// alu_top
module alu_top (
    input             clk,
    input      [7:0]  a,
    input      [7:0]  b,
    input      [3:0]  sel,
    output reg [15:0] out
);
Settings: LEC_CHECK=0, CAP_MARGIN=20, CORE_MARGIN=2, CORE_UTILIZATION=58, CTS_CLUSTER_DIAMETER=391, CTS_CLUSTER_SIZE=39, SETUP_SLACK_MARGIN=4.76, SLEW_MARGIN=20; clock period 17.5 ns.
run.sh (not shown) runs the stock make flow with config.mk's settings and CLKGATE_MAP_FILE=.
The first run aborted during 5_1_grt.
Then changed:
CORE_UTILIZATION = 68   (was 58)
CTS_CLUSTER_DIAMETER = default   (was 391)
CTS_CLUSTER_SIZE = default   (was 39)
SETUP_SLACK_MARGIN = default   (was 4.76)
clock period = 34.3 ns   (was 17.5 ns; I/O delays follow)
The new run finished clean.
Synthesized area does not change.
Die size drops by 14%.
Synthesized cell count is unchanged.
Then changed:
ABC_AREA = 1   (was default)
CTS_CLUSTER_DIAMETER = 237   (was default)
CTS_CLUSTER_SIZE = 98   (was default)
clock period = 24.6 ns   (was 34.3 ns; I/O delays follow)
Effect: The changed run completed and failed the layout checks on setup timing. Setup slack gets worse by 2.8 ns. Die area barely changes. Wire length goes up by 13%. Final cell count goes up by 21%. Fmax goes up by 27%. Utilization goes up by 11 points.

---

Starting RTL as in the previous note.
Settings: LEC_CHECK=0, CAP_MARGIN=20, CELL_PAD_IN_SITES_GLOBAL_PLACEMENT=3, CORE_ASPECT_RATIO=0.79, CORE_MARGIN=2, CORE_UTILIZATION=40, CTS_CLUSTER_DIAMETER=393, CTS_CLUSTER_SIZE=100, PLACE_DENSITY=0.43, SETUP_SLACK_MARGIN=2.94, SLEW_MARGIN=40, TNS_END_PERCENT=10; clock period 19.3 ns.
The starting point completed, yet does not pass: negative setup slack.
Edit:
Settings changed: CELL_PAD_IN_SITES_GLOBAL_PLACEMENT 3 to 2, CORE_ASPECT_RATIO 0.79 to not set, CTS_CLUSTER_DIAMETER 393 to not set, CTS_CLUSTER_SIZE 100 to 69, PLACE_DENSITY 0.43 to not set, SETUP_SLACK_MARGIN 2.94 to not set, SLEW_MARGIN 40 to 20, TNS_END_PERCENT 10 to not set.
Clock period 19.3 ns to 32.0 ns, I/O delays scaled along.
Result:
- With this change the flow went through all stages and came out clean
- wire length is lower by 10%
- global-route usage is lower by 3.0 points
- sequential cell count does not change
- worst hold slack improves by 0.011 ns
- area after synthesis does not change
- final cell count is lower by 21%
- sequential share of layout area is higher by 1.5 points
- die area is about the same
Edit:
Settings changed: CELL_PAD_IN_SITES_GLOBAL_PLACEMENT 2 to not set, CORE_UTILIZATION 40 to 65, CTS_CLUSTER_SIZE 69 to not set.
Clock period 32.0 ns to 26.2 ns, I/O delays scaled along.
=> The new run finished but failed the layout checks on negative setup slack. Utilization increases by 44 points. Global-route usage increases by 17 points. Count of clock-buffer cells in the layout increases by 1. Sequential share of layout area decreases by 0.99 points. Die size decreases by 38%.
Edit:
Settings changed: CORE_UTILIZATION 65 to 40.
Clock period 26.2 ns to 30.6 ns, I/O delays scaled along.
After rerunning: The changed run finished with timing, DRC and antenna clean. Routed wire length shrinks by 26%. Critical path depth shrinks by 6. Die area grows by 60%. Design area shrinks by 16%.
Edit:
Settings changed: ABC_AREA set to 1, CORE_UTILIZATION 40 to 67, PLACE_DENSITY_LB_ADDON set to 0.3.
Clock period 30.6 ns to 32.0 ns, I/O delays scaled along.
Result:
- The changed run finished clean
- design area falls by 6.7%
- area after synthesis stays flat
- die area goes down by about 40%
- first-iteration DRC count rises by about 8%
- maximum frequency went up by 0.83%
- routed wire length fell by 19%
- non-clock buffer count went down by 54
- global-route usage is higher by 10 points
- via count is lower by 1.3%
- worst hold slack improved by 0.064 ns

---

Starting RTL as in the previous note.
Settings: LEC_CHECK=0, CAP_MARGIN=20, CELL_PAD_IN_SITES_DETAIL_PLACEMENT=1, CORE_ASPECT_RATIO=1.14, CORE_MARGIN=3, CORE_UTILIZATION=47, CTS_CLUSTER_SIZE=51, GPL_TIMING_DRIVEN=0, MAX_ROUTING_LAYER=met4, MIN_ROUTING_LAYER=met1, PLACE_DENSITY_LB_ADDON=0.02, SLEW_MARGIN=20; clock period 32.0 ns.
Then changed:
ABC_AREA = 1   (was unset)
CELL_PAD_IN_SITES_DETAIL_PLACEMENT = unset   (was 1)
CORE_ASPECT_RATIO = unset   (was 1.14)
CORE_MARGIN = 2   (was 3)
CORE_UTILIZATION = 60   (was 47)
CTS_CLUSTER_SIZE = unset   (was 51)
GPL_TIMING_DRIVEN = unset   (was 0)
MAX_ROUTING_LAYER = unset   (was met4)
MIN_ROUTING_LAYER = unset   (was met1)
PLACE_DENSITY_LB_ADDON = unset   (was 0.02)
clock period = 17.0 ns   (was 32.0 ns; I/O delays follow)
What happened: Now the flow never finished: it broke off in global routing with DPL-0038; synthesized cell count increases by about 16%; area after synthesis is about the same; die area decreases by about 23%.
Then changed:
CORE_UTILIZATION = 62   (was 60)
clock period = 24.6 ns   (was 17.0 ns; I/O delays follow)
The new run completed with no timing, DRC or antenna violations.
Area after synthesis is unchanged.
Synthesized cell count does not change.
Die area fell by 3.1%.

---

Starting RTL as in the previous note.
Settings: LEC_CHECK=0, CAP_MARGIN=15, CELL_PAD_IN_SITES_GLOBAL_PLACEMENT=3, CORE_ASPECT_RATIO=0.79, CORE_MARGIN=2, CORE_UTILIZATION=33, GPL_TIMING_DRIVEN=0, PLACE_DENSITY_LB_ADDON=0.1, SETUP_SLACK_MARGIN=2.94, SLEW_MARGIN=40, TNS_END_PERCENT=5; clock period 19.3 ns.
The first run completed, yet does not pass: setup timing.
Edit:
ABC_AREA = 1   (was default)
CAP_MARGIN = 0   (was 15)
CELL_PAD_IN_SITES_DETAIL_PLACEMENT = 2   (was default)
CELL_PAD_IN_SITES_GLOBAL_PLACEMENT = 0   (was 3)
CORE_ASPECT_RATIO = 0.86   (was 0.79)
CORE_UTILIZATION = 26   (was 33)
CTS_CLUSTER_DIAMETER = 335   (was default)
GPL_ROUTABILITY_DRIVEN = 0   (was default)
HOLD_SLACK_MARGIN = 0.28   (was default)
SETUP_SLACK_MARGIN = default   (was 2.94)
TNS_END_PERCENT = 60   (was 5)
Outcome:
- The new run finished but fails on setup timing
- wire length came out higher by 73%
- non-clock buffer count came out higher by 184
- global-route usage came out higher by 1.7 points
- die size came out higher by 26%
- worst setup slack improved by 1.5 ns
- clock skew came out higher by 0.0085 ns
Edit:
ABC_AREA = default   (was 1)
CAP_MARGIN = 15   (was 0)
CELL_PAD_IN_SITES_DETAIL_PLACEMENT = default   (was 2)
CORE_ASPECT_RATIO = 1.04   (was 0.86)
CORE_UTILIZATION = 67   (was 26)
CTS_CLUSTER_DIAMETER = default   (was 335)
CTS_CLUSTER_SIZE = 89   (was default)
GPL_ROUTABILITY_DRIVEN = default   (was 0)
GPL_TIMING_DRIVEN = default   (was 0)
HOLD_SLACK_MARGIN = default   (was 0.28)
clock period = 27.0 ns   (was 19.3 ns; I/O delays follow)
After rerunning:
- The new run finished but failed the layout checks on setup timing
- clock skew stays flat
- sequential share of layout area rose by 1.0 points
- worst hold slack is better by 0.049 ns
- wire length fell by 42%
- cell count fell by 31%
- clock-buffer cell count fell by 2
- design area fell by 23%
- first-iteration DRC count rose by 120%
Edit:
CORE_ASPECT_RATIO = 0.79   (was 1.04)
CORE_UTILIZATION = 68   (was 67)
CTS_CLUSTER_DIAMETER = 26   (was default)
CTS_CLUSTER_SIZE = default   (was 89)
PLACE_DENSITY_LB_ADDON = default   (was 0.1)
SETUP_SLACK_MARGIN = 2.94   (was default)
clock period = 16.0 ns   (was 27.0 ns; I/O delays follow)
This time the run never finished: it broke off in clock tree synthesis (4_1_cts) with DPL-0038; synthesized area does not change; die size goes down slightly; synthesized cell count does not change.
Edit:
CORE_ASPECT_RATIO = 0.91   (was 0.79)
CORE_UTILIZATION = 72   (was 68)
CTS_CLUSTER_DIAMETER = default   (was 26)
CTS_CLUSTER_SIZE = 91   (was default)
PLACE_DENSITY_LB_ADDON = 0.1   (was default)
SETUP_SLACK_MARGIN = -2.0   (was 2.94)
TNS_END_PERCENT = 5   (was 60)
clock period = 27.0 ns   (was 16.0 ns; I/O delays follow)
After rerunning: The new run reached the layout checks and failed them: setup timing; synthesized area is unchanged; die size fell by 5.4%; synthesized cell count stays the same.
Edit:
CAP_MARGIN = 20   (was 15)
CELL_PAD_IN_SITES_GLOBAL_PLACEMENT = default   (was 0)
CORE_ASPECT_RATIO = default   (was 0.91)
CORE_UTILIZATION = 64   (was 72)
CTS_CLUSTER_SIZE = default   (was 91)
PLACE_DENSITY_LB_ADDON = default   (was 0.1)
SETUP_SLACK_MARGIN = default   (was -2.0)
SLEW_MARGIN = 20   (was 40)
clock period = 24.6 ns   (was 27.0 ns; I/O delays follow)
What happened:
- With this change the flow failed in global routing (5_1_grt), error GRT-0232
- die size goes up by 12%
- synthesized area does not change
- synthesized cell count is unchanged

---

alu_top again, from the RTL that the note above started with.
Settings: LEC_CHECK=0, CAP_MARGIN=20, CELL_PAD_IN_SITES_GLOBAL_PLACEMENT=1, CORE_ASPECT_RATIO=1.17, CORE_MARGIN=2, CORE_UTILIZATION=40, SLEW_MARGIN=20, TNS_END_PERCENT=5; clock period 32.0 ns.
==> next run, changes <==
CELL_PAD_IN_SITES_GLOBAL_PLACEMENT = default   (was 1)
CORE_ASPECT_RATIO = default   (was 1.17)
CTS_CLUSTER_DIAMETER = 396   (was default)
CTS_CLUSTER_SIZE = 98   (was default)
TNS_END_PERCENT = 10   (was 5)
After rerunning: Via count hardly moves; non-clock buffer count decreases by 16.
==> next run, changes <==
CELL_PAD_IN_SITES_DETAIL_PLACEMENT = 1   (was default)
CORE_ASPECT_RATIO = 1.14   (was default)
CTS_CLUSTER_DIAMETER = default   (was 396)
CTS_CLUSTER_SIZE = 51   (was 98)
MAX_ROUTING_LAYER = met4   (was default)
MIN_ROUTING_LAYER = met1   (was default)
PLACE_DENSITY_LB_ADDON = 0.02   (was default)
TNS_END_PERCENT = default   (was 10)
What happened:
- The changed run went through all stages and came out clean
- hold slack gains 0.020 ns
- wire length is higher by 16%
- count of clock-buffer cells in the layout does not change
==> next run, changes <==
CELL_PAD_IN_SITES_DETAIL_PLACEMENT = default   (was 1)
CORE_ASPECT_RATIO = default   (was 1.14)
CTS_CLUSTER_DIAMETER = 399   (was default)
CTS_CLUSTER_SIZE = 99   (was 51)
MAX_ROUTING_LAYER = default   (was met4)
MIN_ROUTING_LAYER = default   (was met1)
PLACE_DENSITY_LB_ADDON = default   (was 0.02)
TNS_END_PERCENT = 25   (was default)
After rerunning:
- routed wire length goes down by 14%
- global-route usage is lower by 5.2 points
- setup slack gains 0.063 ns
- non-clock buffer count is lower by 25
- clock skew stays flat
